==> inputs of run P <==
==> flow/design.v (excerpt) <==
module draw_lines(
      input                                      i_clk,
      input                                      i_reset,
      input                    [P_X_COORD_W-1:0] i_x0,
      input                    [P_X_COORD_W-1:0] i_x1,
      input                    [P_Y_COORD_W-1:0] i_y0,
      input                    [P_Y_COORD_W-1:0] i_y1,
      input                                      i_start,
      input                                      i_load_fifo,
      output                                     o_waiting,
      output                                     o_fifo_full,
      output                                     o_wr,
      output                [P_LOG2_RAM_DEPTH-1:0] o_addr
    );
clock: 4.66 ns
lec_check: 0
cap_margin: 20
core_margin: 2
core_utilization: 40
slew_margin: 20
run.sh (not shown) runs the stock make flow with config.mk's settings and CLKGATE_MAP_FILE=.
==> run X (differences from run P) <==
CELL_PAD_IN_SITES_DETAIL_PLACEMENT = 2   (was default)
CORE_MARGIN = 10   (was 2)
CORE_UTILIZATION = 63   (was 40)
CTS_CLUSTER_SIZE = 80   (was default)
GPL_TIMING_DRIVEN = 1   (was default)
PLACE_DENSITY = 0.47   (was default)
SETUP_SLACK_MARGIN = -0.44   (was default)
SLEW_MARGIN = 40   (was 20)
==> flow/constraint.sdc (replaced) <==
create_clock -name core_clock -period 4.73 [get_ports {i_clk}]
set_input_delay 0.9460 -clock core_clock [delete_from_list [all_inputs] [get_ports {i_clk}]]
set_output_delay 0.9460 -clock core_clock [all_outputs]
set_load 0.01 [all_outputs]
==> run summary <==
Item: results of the latest flow run.

- According to the floorplan report, the total die area is 77700 um^2.
- According to the floorplan report, the placeable core area is 66100 um^2.
- The die is 279 um wide.
- The number of nets at floorplan is 2938.
- The last weighted congestion value of the routability-driven placer is 0.947.
- The tool reported: "[ERROR DPL-0033] detailed placement checks failed during check placement".
- The flow did not finish.
- The step where the flow halted is detailed placement (3_5_place_dp).
- The initialized floorplan defines 94 standard-cell rows.
- The effective utilization at floorplan is 0.638.
- The fraction of the yosys area taken by sequential cells is 0.613.
- The y dimension of the die is 279 um.
- For this run, asynchronously set or reset flops after synthesis account for 0.
- For this run the top cell type by instance count after synthesis was edfxtp_1.
[end of results for run X]
==> run summary <==
Physical implementation.

- In this run the deepest clock path goes through 3 buffers.
- After floorplanning, the core was sized to cover 105000 um^2.
- The cell type taking the most area is sequential cells.
- The remaining antenna violation count after routing is 0.
- The completed layout was analyzed and its total power is 21.7 mW.
- The fraction of the mapped netlist area in adder cells is 0.0512.
- For reference, the placement row count at floorplan is 119.
- The effective utilization at floorplan is 0.402.
- For this run, design rule violations remaining after detail routing come to 0.
- The fraction of the yosys area taken by sequential cells is 0.613.
- The warning total across the stage logs is 60.
- The last weighted congestion value of the routability-driven placer is 0.908.
- Looking at the gate-level netlist, the highest instance count belongs to edfxtp_1.
- The run finished with no timing, DRC or antenna violations.
- The number of nets at floorplan is 2938.
- The internal portion of the total power is 15.5 mW.
- Of all flip-flops after synthesis, the portion carrying an async set or reset was 0.
- Wires add up to 102000 um.
- The die is 329 um tall.
[end of results for run P]

---

==> run a: inputs <==
==> flow/design.v <==
`timescale 1ns / 1ps
module dp_ram(
    input                         i_clk,
    input                         i_a_wr,
    input  [P_LOG2_RAM_DEPTH-1:0] i_a_addr,
    input          [P_DATA_W-1:0] i_a_data,
    output reg     [P_DATA_W-1:0] o_a_data,
    input                         i_b_wr,
    input  [P_LOG2_RAM_DEPTH-1:0] i_b_addr,
    input          [P_DATA_W-1:0] i_b_data,
    output reg     [P_DATA_W-1:0] o_b_data
    );
   function integer log2;
      input [31:0] value;
      begin
	 value = value-1;
	 for (log2=0; value>0; log2=log2+1)
	   value = value>>1;
      end
   endfunction
   parameter P_DATA_W    = 640;
   parameter P_LOG2_RAM_DEPTH = 9;
   reg [P_DATA_W-1:0] mem [0:2**P_LOG2_RAM_DEPTH-1];
   always @(posedge i_clk) 
   begin
      o_a_data         <= mem[i_a_addr];
      if(i_a_wr) begin
         o_a_data      <= i_a_data;
         mem[i_a_addr] <= i_a_data;
      end
   end
   always @(posedge i_clk) 
   begin
      o_b_data         <= mem[i_b_addr];
      if(i_b_wr) begin
         o_b_data      <= i_b_data;
         mem[i_b_addr] <= i_b_data;
      end
   end
endmodule
`timescale 1ns / 1ps
module fifo(
    input                 i_clk,
    input                 i_reset,
    input  [P_DATA_W-1:0] i_data,
    input                 i_read,
    input                 i_write,
    output [P_DATA_W-1:0] o_data,
    output                o_empty,
    output                o_full
    );
   parameter  P_DATA_W = 11;
   parameter  P_ADDR_W = 8;
   localparam P_DEPTH  = (1 << P_ADDR_W);
   reg  [P_ADDR_W-1:0] wr_addr;
   reg  [P_ADDR_W-1:0] rd_addr;
   reg  [P_DATA_W-1:0] output_data;
   wire [P_DATA_W-1:0] ram_data;
   reg  [P_ADDR_W-1:0] counter;
   assign o_full  = (counter == (P_DEPTH-1));
   assign o_empty = (counter == 0);
   assign o_data  = ram_data; 
   always @(posedge i_clk)
   begin
      if (i_reset) begin
         wr_addr <= 0;
      end else if (i_write) begin
         wr_addr <= wr_addr+1;
      end
   end
   always @(posedge i_clk)
   begin
      if (i_reset) begin
         rd_addr <= 0;
      end else if (i_read) begin
         rd_addr <= rd_addr+1;
      end
   end
   always @(posedge i_clk)
   begin
      if (i_reset) begin
         counter <= 0;
      end else if (i_read && !i_write) begin
         counter <= counter-1;
      end else if (i_write && !i_read) begin
         counter <= counter+1;
      end
   end
   dp_ram #(
      .P_DATA_W(P_DATA_W),
      .P_LOG2_RAM_DEPTH(P_ADDR_W)
      ) buffer (
         .i_clk(i_clk),
         .i_a_wr(i_write),
         .i_a_addr(wr_addr),
         .i_a_data(i_data),
         .o_a_data(),
         .i_b_wr(1'b0),
         .i_b_addr(rd_addr),
         .i_b_data(0),
         .o_b_data(ram_data)
    );
endmodule
`timescale 1ns / 1ps
module bresenham(
      input                        i_clk,
      input                        i_reset,
      input      [P_X_COORD_W-1:0] i_x0,
      input      [P_X_COORD_W-1:0] i_x1,
      input      [P_Y_COORD_W-1:0] i_y0,
      input      [P_Y_COORD_W-1:0] i_y1,
      input                        i_load_vals,
      output reg [P_X_COORD_W-1:0] o_x_val,
      output reg [P_Y_COORD_W-1:0] o_y_val,
      output                       o_vals_rdy,
      output                       o_waiting
    );
   parameter  P_X_COORD_W                 = 11;
   parameter  P_Y_COORD_W                 = 11;
   localparam P_ERROR_W                   = (P_X_COORD_W>P_Y_COORD_W) ? P_X_COORD_W : P_Y_COORD_W;
   localparam STATE__WAITING              = 0;
   localparam STATE__SETUP_IS_STEEP       = 1;
   localparam STATE__SETUP_REV_COORDS     = 2;
   localparam STATE__SETUP_ERROR_AND_STEP = 3;
   localparam STATE__DRAWING              = 4;
   reg                    [2:0] curr_state, next_state;
   reg signed [P_X_COORD_W-1:0] x, x0, x1;
   reg signed [P_Y_COORD_W-1:0] y, y0, y1;
   reg signed [P_X_COORD_W-1:0] delta_x;
   reg signed [P_X_COORD_W-1:0] delta_y;
   reg signed   [P_ERROR_W-1:0] error;
   reg signed             [1:0] ystep;
   reg                          steep;
   reg                          vals_rdy;
   reg                          waiting;
   assign o_vals_rdy   = vals_rdy;
   assign o_waiting    = (curr_state == STATE__WAITING) ? 1'b1 : 1'b0;
   always @(posedge i_clk)
   begin
      if (i_reset) begin
         x              <= 'b0;
         x0             <= 'b0;
         x1             <= 'b0;
         y              <= 'b0;
         y0             <= 'b0;
         y1             <= 'b0;
         error          <= 'b0;
         curr_state     <= STATE__WAITING;
      end else begin
         vals_rdy       <= 0;
         x0             <= x0;
         x1             <= x1;
         y0             <= y0;
         y1             <= y1;
         error          <= error;
         curr_state     <= next_state;
         case (curr_state)
            STATE__WAITING : begin
               if (i_load_vals) begin
                  x0    <= i_x0;
                  x1    <= i_x1;
                  y0    <= i_y0;
                  y1    <= i_y1;
                  error <= 'b0;
               end
            end
            STATE__SETUP_IS_STEEP : begin
               if (y1 > y0) begin
                  if (x1 > x0) begin 
                     steep <= (y1-y0) > (x1-x0);
                  end else begin
                     steep <= (y1-y0) > (x0-x1);
                  end
               end else begin
                  if (x1 > x0) begin 
                     steep <= (y0-y1) > (x1-x0);
                  end else begin
                     steep <= (y0-y1) > (x0-x1);
                  end
               end
            end
            STATE__SETUP_REV_COORDS : begin
               if (steep) begin
                  if (y0 > y1) begin
                     x0      <= y1;
                     x1      <= y0;
                     y0      <= x1;
                     y1      <= x0;
                     delta_x <= y0-y1;
                     delta_y <= (x1>x0 ? x1-x0 : x0-x1);
                  end else begin
                     x0      <= y0;
                     x1      <= y1;
                     y0      <= x0;
                     y1      <= x1;
                     delta_x <= y1-y0;
                     delta_y <= (x1>x0 ? x1-x0 : x0-x1);
                  end
               end else begin
                  if (x0 > x1) begin
                     x0      <= x1;
                     x1      <= x0;
                     y0      <= y1;
                     y1      <= y0;
                     delta_x <= x0-x1;
                     delta_y <= (y1>y0 ? y1-y0 : y0-y1);
                  end else begin
                     delta_x <= x1-x0;
                     delta_y <= (y1>y0 ? y1-y0 : y0-y1);
                  end
               end
            end
            STATE__SETUP_ERROR_AND_STEP : begin
               error <= delta_x >>> 1;
               ystep <= (y0<y1 ? 1 : -1);
               x     <= x0;
               y     <= y0;
            end
            STATE__DRAWING : begin
               if (steep) begin
                  o_x_val <= y;
                  o_y_val <= x;
               end else begin
                  o_x_val <= x;
                  o_y_val <= y;
               end
               x <= x+1;
               if (error-delta_y < 0) begin
                  error <= error-delta_y + delta_x;
                  y     <= y+ystep;
               end else begin
                  error <= error-delta_y;
               end
               vals_rdy <= 1;
            end
         endcase
      end
   end
   always @(curr_state, i_load_vals, x, x1)
   begin
      next_state = curr_state;
      case(curr_state)
         STATE__WAITING : begin
            if (i_load_vals) begin
               next_state = STATE__SETUP_IS_STEEP;
            end 
         end
         STATE__SETUP_IS_STEEP : begin
            next_state = STATE__SETUP_REV_COORDS;
         end
         STATE__SETUP_REV_COORDS : begin
            next_state = STATE__SETUP_ERROR_AND_STEP;
         end
         STATE__SETUP_ERROR_AND_STEP : begin
            next_state = STATE__DRAWING;
         end
         STATE__DRAWING : begin
            if (x == x1) begin
               next_state = STATE__WAITING;
            end 
         end         
      endcase
   end
endmodule
`timescale 1ns / 1ps
module draw_lines(
      input                                      i_clk,
      input                                      i_reset,
      input                    [P_X_COORD_W-1:0] i_x0,
      input                    [P_X_COORD_W-1:0] i_x1,
      input                    [P_Y_COORD_W-1:0] i_y0,
      input                    [P_Y_COORD_W-1:0] i_y1,
      input                                      i_start,
      input                                      i_load_fifo,
      output                                     o_waiting,
      output                                     o_fifo_full,
      output                                     o_wr,
      output                [P_LOG2_RAM_DEPTH-1:0] o_addr
    );
    parameter P_X_COORD_W = 11;
    parameter P_Y_COORD_W = 11;
    parameter P_SCREEN_W = 640;
    parameter P_SCREEN_H = 480;
    parameter P_DATA_W = 1;
    parameter P_LOG2_RAM_DEPTH = 19;
    parameter P_FIFO_ADDR_W = 4;
    localparam STATE__WAITING = 0;
    localparam STATE__CLEAR   = 1;
    localparam STATE__LOAD    = 2;
    localparam STATE__DRAW    = 3;
    reg [1:0] curr_state;
    reg [1:0] next_state;
    wire [P_LOG2_RAM_DEPTH-1:0] bres_addr;
    reg  [P_LOG2_RAM_DEPTH-1:0] buffer_addr;
    wire bres_wr;
    reg  buffer_wr;
    wire [P_DATA_W-1:0] bres_data;
    reg  [P_DATA_W-1:0] buffer_data;
    wire                   bres_waiting;
    wire                   load_vals;
    wire [P_X_COORD_W-1:0] fifo_x0;
    wire [P_X_COORD_W-1:0] fifo_x1;
    wire [P_Y_COORD_W-1:0] fifo_y0;
    wire [P_Y_COORD_W-1:0] fifo_y1;
    wire     [P_X_COORD_W-1:0] x_val;
    wire     [P_Y_COORD_W-1:0] y_val;
    wire fifo_empty;
    wire fifo_full;
    assign o_fifo_full = fifo_full;
    assign o_waiting  = (curr_state == STATE__WAITING) ? 1'b1 : 1'b0;
    fifo #(.P_DATA_W(P_X_COORD_W), .P_ADDR_W(P_FIFO_ADDR_W)) x0_in_buffer (
		.i_clk(i_clk), 
		.i_reset(i_reset), 
		.i_data(i_x0), 
		.i_read(load_vals), 
		.i_write(i_load_fifo), 
		.o_data(fifo_x0), 
		.o_empty(fifo_empty), 
		.o_full(fifo_full)
	 );
    fifo #(.P_DATA_W(P_X_COORD_W), .P_ADDR_W(P_FIFO_ADDR_W)) x1_in_buffer (
		.i_clk(i_clk), 
		.i_reset(i_reset), 
		.i_data(i_x1), 
		.i_read(load_vals), 
		.i_write(i_load_fifo), 
		.o_data(fifo_x1), 
		.o_empty(), 
		.o_full()
	 );
    fifo #(.P_DATA_W(P_Y_COORD_W), .P_ADDR_W(P_FIFO_ADDR_W)) y0_in_buffer (
		.i_clk(i_clk), 
		.i_reset(i_reset), 
		.i_data(i_y0), 
		.i_read(load_vals), 
		.i_write(i_load_fifo), 
		.o_data(fifo_y0), 
		.o_empty(), 
		.o_full()
	 );
    fifo #(.P_DATA_W(P_Y_COORD_W), .P_ADDR_W(P_FIFO_ADDR_W)) y1_in_buffer (
		.i_clk(i_clk), 
		.i_reset(i_reset), 
		.i_data(i_y1), 
		.i_read(load_vals), 
		.i_write(i_load_fifo), 
		.o_data(fifo_y1), 
		.o_empty(), 
		.o_full()
	 );
    always @(posedge i_clk) 
    begin
      if (i_reset) begin
         curr_state <= STATE__WAITING;
      end else begin
         curr_state <= next_state;
      end
    end
   always @(curr_state, i_start, bres_waiting, fifo_empty)
   begin
      next_state = curr_state;
      case(curr_state)
         STATE__WAITING : begin
            if (i_start == 1'b1) begin
               next_state = STATE__LOAD;
            end
         end
         STATE__LOAD : begin
            next_state = STATE__DRAW;
         end
         STATE__DRAW : begin
            if (bres_waiting && fifo_empty) begin
               next_state = STATE__WAITING;
            end else if (~fifo_empty && bres_waiting) begin
               next_state = STATE__LOAD;
            end
         end
      endcase
   end
	bresenham bres (
		.i_clk(i_clk), 
		.i_reset(i_reset), 
		.i_x0(fifo_x0), 
		.i_x1(fifo_x1), 
		.i_y0(fifo_y0), 
		.i_y1(fifo_y1), 
		.i_load_vals(load_vals), 
      .o_x_val(x_val),
      .o_y_val(y_val),
		.o_vals_rdy(bres_wr),
      .o_waiting(bres_waiting)
	);
   assign load_vals = (curr_state == STATE__LOAD) ? 1'b1 : 1'b0;
   assign o_wr   = buffer_wr;
   assign o_addr = buffer_addr;
   assign bres_addr  = P_SCREEN_W*y_val+x_val;
   assign bres_data  = 1;
   always @(bres_addr, 
            bres_wr, 
            bres_data, 
            curr_state)
   begin
      case (curr_state)
         STATE__DRAW : begin
            buffer_wr   = bres_wr;
            buffer_addr = bres_addr;
            buffer_data = bres_data;
         end
         default : begin
            buffer_wr   = 1'b0;
            buffer_addr = 0;
            buffer_data = 0;
         end
      endcase
   end
endmodule
==> flow/run.sh <==
#!/bin/bash
# the make line also repeats each setting of config.mk as NAME=value (left out here)
make -C /OpenROAD-flow-scripts/flow DESIGN_CONFIG=/design/flow/config.mk WORK_HOME=/design/flow/orfs CLKGATE_MAP_FILE= finish
==> flow/config.mk <==
export PLATFORM = sky130hd
export DESIGN_NAME = draw_lines
export DESIGN_NICKNAME = draw_lines
export VERILOG_FILES = /design/flow/design.v
export SDC_FILE = /design/flow/constraint.sdc
export NUM_CORES = 4
export LEC_CHECK = 0
export ABC_AREA = 0
export CAP_MARGIN = 20
export CELL_PAD_IN_SITES_GLOBAL_PLACEMENT = 1
export CORE_MARGIN = 9
export CORE_UTILIZATION = 61
export GPL_ROUTABILITY_DRIVEN = 1
export GPL_TIMING_DRIVEN = 1
export MAX_ROUTING_LAYER = met5
export PLACE_DENSITY = 0.75
export SETUP_SLACK_MARGIN = -0.23
export SLEW_MARGIN = 20
export TNS_END_PERCENT = 65
==> flow/constraint.sdc <==
create_clock -name core_clock -period 5.96 [get_ports {i_clk}]
set_input_delay 1.1920 -clock core_clock [delete_from_list [all_inputs] [get_ports {i_clk}]]
set_output_delay 1.1920 -clock core_clock [all_outputs]
set_load 0.01 [all_outputs]
==> inputs of run b, as changes to run a <==
Settings changed: ABC_AREA 0 to 1, CELL_PAD_IN_SITES_GLOBAL_PLACEMENT 1 to unset, CORE_MARGIN 9 to 2, CORE_UTILIZATION 61 to 70, CTS_CLUSTER_SIZE set to 72, GPL_ROUTABILITY_DRIVEN 1 to unset, GPL_TIMING_DRIVEN 1 to unset, MAX_ROUTING_LAYER met5 to unset, PLACE_DENSITY 0.75 to unset, SETUP_SLACK_MARGIN -0.23 to 0.8, TNS_END_PERCENT 65 to unset.
==> flow/constraint.sdc (replaced) <==
create_clock -name core_clock -period 3.36 [get_ports {i_clk}]
set_input_delay 0.6720 -clock core_clock [delete_from_list [all_inputs] [get_ports {i_clk}]]
set_output_delay 0.6720 -clock core_clock [all_outputs]
set_load 0.01 [all_outputs]
==> inputs of run c, as changes to run a <==
Settings changed: ABC_AREA 0 to 1, CELL_PAD_IN_SITES_GLOBAL_PLACEMENT 1 to unset, CORE_ASPECT_RATIO set to 1.28, CORE_MARGIN 9 to 2, CORE_UTILIZATION 61 to 17, CTS_CLUSTER_DIAMETER set to 161, MAX_ROUTING_LAYER met5 to unset, MIN_ROUTING_LAYER set to met1, PLACE_DENSITY 0.75 to 0.64, SETUP_SLACK_MARGIN -0.23 to 0.47, TNS_END_PERCENT 65 to 20.
==> flow/constraint.sdc (replaced) <==
create_clock -name core_clock -period 5.97 [get_ports {i_clk}]
set_input_delay 1.1940 -clock core_clock [delete_from_list [all_inputs] [get_ports {i_clk}]]
set_output_delay 1.1940 -clock core_clock [all_outputs]
set_load 0.01 [all_outputs]
==> inputs of run d, as changes to run a <==
Settings changed: ABC_AREA 0 to 1, CELL_PAD_IN_SITES_GLOBAL_PLACEMENT 1 to 2, CORE_MARGIN 9 to 2, CORE_UTILIZATION 61 to 40, CTS_CLUSTER_DIAMETER set to 218, GPL_ROUTABILITY_DRIVEN 1 to unset, GPL_TIMING_DRIVEN 1 to unset, MAX_ROUTING_LAYER met5 to met4, PLACE_DENSITY 0.75 to unset, PLACE_DENSITY_LB_ADDON set to 0.21, SETUP_SLACK_MARGIN -0.23 to 0.88, TNS_END_PERCENT 65 to unset.
==> flow/constraint.sdc (replaced) <==
create_clock -name core_clock -period 5.0 [get_ports {i_clk}]
set_input_delay 1.0000 -clock core_clock [delete_from_list [all_inputs] [get_ports {i_clk}]]
set_output_delay 1.0000 -clock core_clock [all_outputs]
set_load 0.01 [all_outputs]
==> comparison table <==
	run a	run b	run c	run d
Status	no timing/DRC/antenna violations	complete, but fails checks	no timing/DRC/antenna violations	no timing/DRC/antenna violations
Violated checks	-	setup timing	-	-
Fraction of the cycle the final worst path needs	87.1%	113%	83.8%	84.2%
Area Growth Syn to Fin	9.78%	16.9%	16.3%	12.8%
Setup repair bufs after CTS	0	25	0	4
Number of clock buffer instances in the layout	111	117	109	128
Core footprint	68600 um^2	61700 um^2	255000 um^2	109000 um^2
Worst setup skew after layout	35.8 ps	38.2 ps	51.3 ps	20.1 ps
Filler instances	4609	3565	27600	10100
Switching power	4.76 mW	11.1 mW	5.76 mW	6.95 mW
Final Hold Slack	488 ps	488 ps	456 ps	489 ps
Clock transition at the registers of the reported paths	60 ps	60 ps	70 ps	60 ps
HPWL Detailed	65200 um	72100 um	80700 um	77600 um
Routing usage on met2	42.7%	55.7%	15.0%	33.7%
PwrDens	356 nW/um^2	659 nW/um^2	344 nW/um^2	435 nW/um^2
Endpoints failing setup	0	7	0	0
Destination of the critical timing path	o_addr[18]	o_addr[16]	o_addr[18]	o_addr[18]
Relative contribution of sequential cells to total power	44.4%	38.8%	41.9%	41.0%
MUX area fraction	14.4%	4.04%	4.04%	4.04%
Antenna diode count	0	0	3	0
Met3 track demand over resource	3.53%	5.63%	1.50%	2.37%
Cell at the slowest stage of the critical path	clkdlybuf4s50_1	edfxtp_1	clkdlybuf4s50_1	fa_2
Vias after detailed routing	23800	32800	30400	29800
Number of global-route vias before repair	24100	30800	29800	28700
Worst-margin pin slew	1120 ps	1080 ps	1120 ps	1100 ps
Worst setup slack after layout	767 ps	-430 ps	965 ps	791 ps
Share of final layout cell area taken by non-clock buffers	1.87%	5.34%	1.86%	2.90%
Startpoint of the worst-slack reg-to-reg timing path	bres.x0[1]	bres.x1[0]	bres.x1[3]	bres.y0[0]
Power figures rest on the tool's default switching activity, not on a simulated workload.
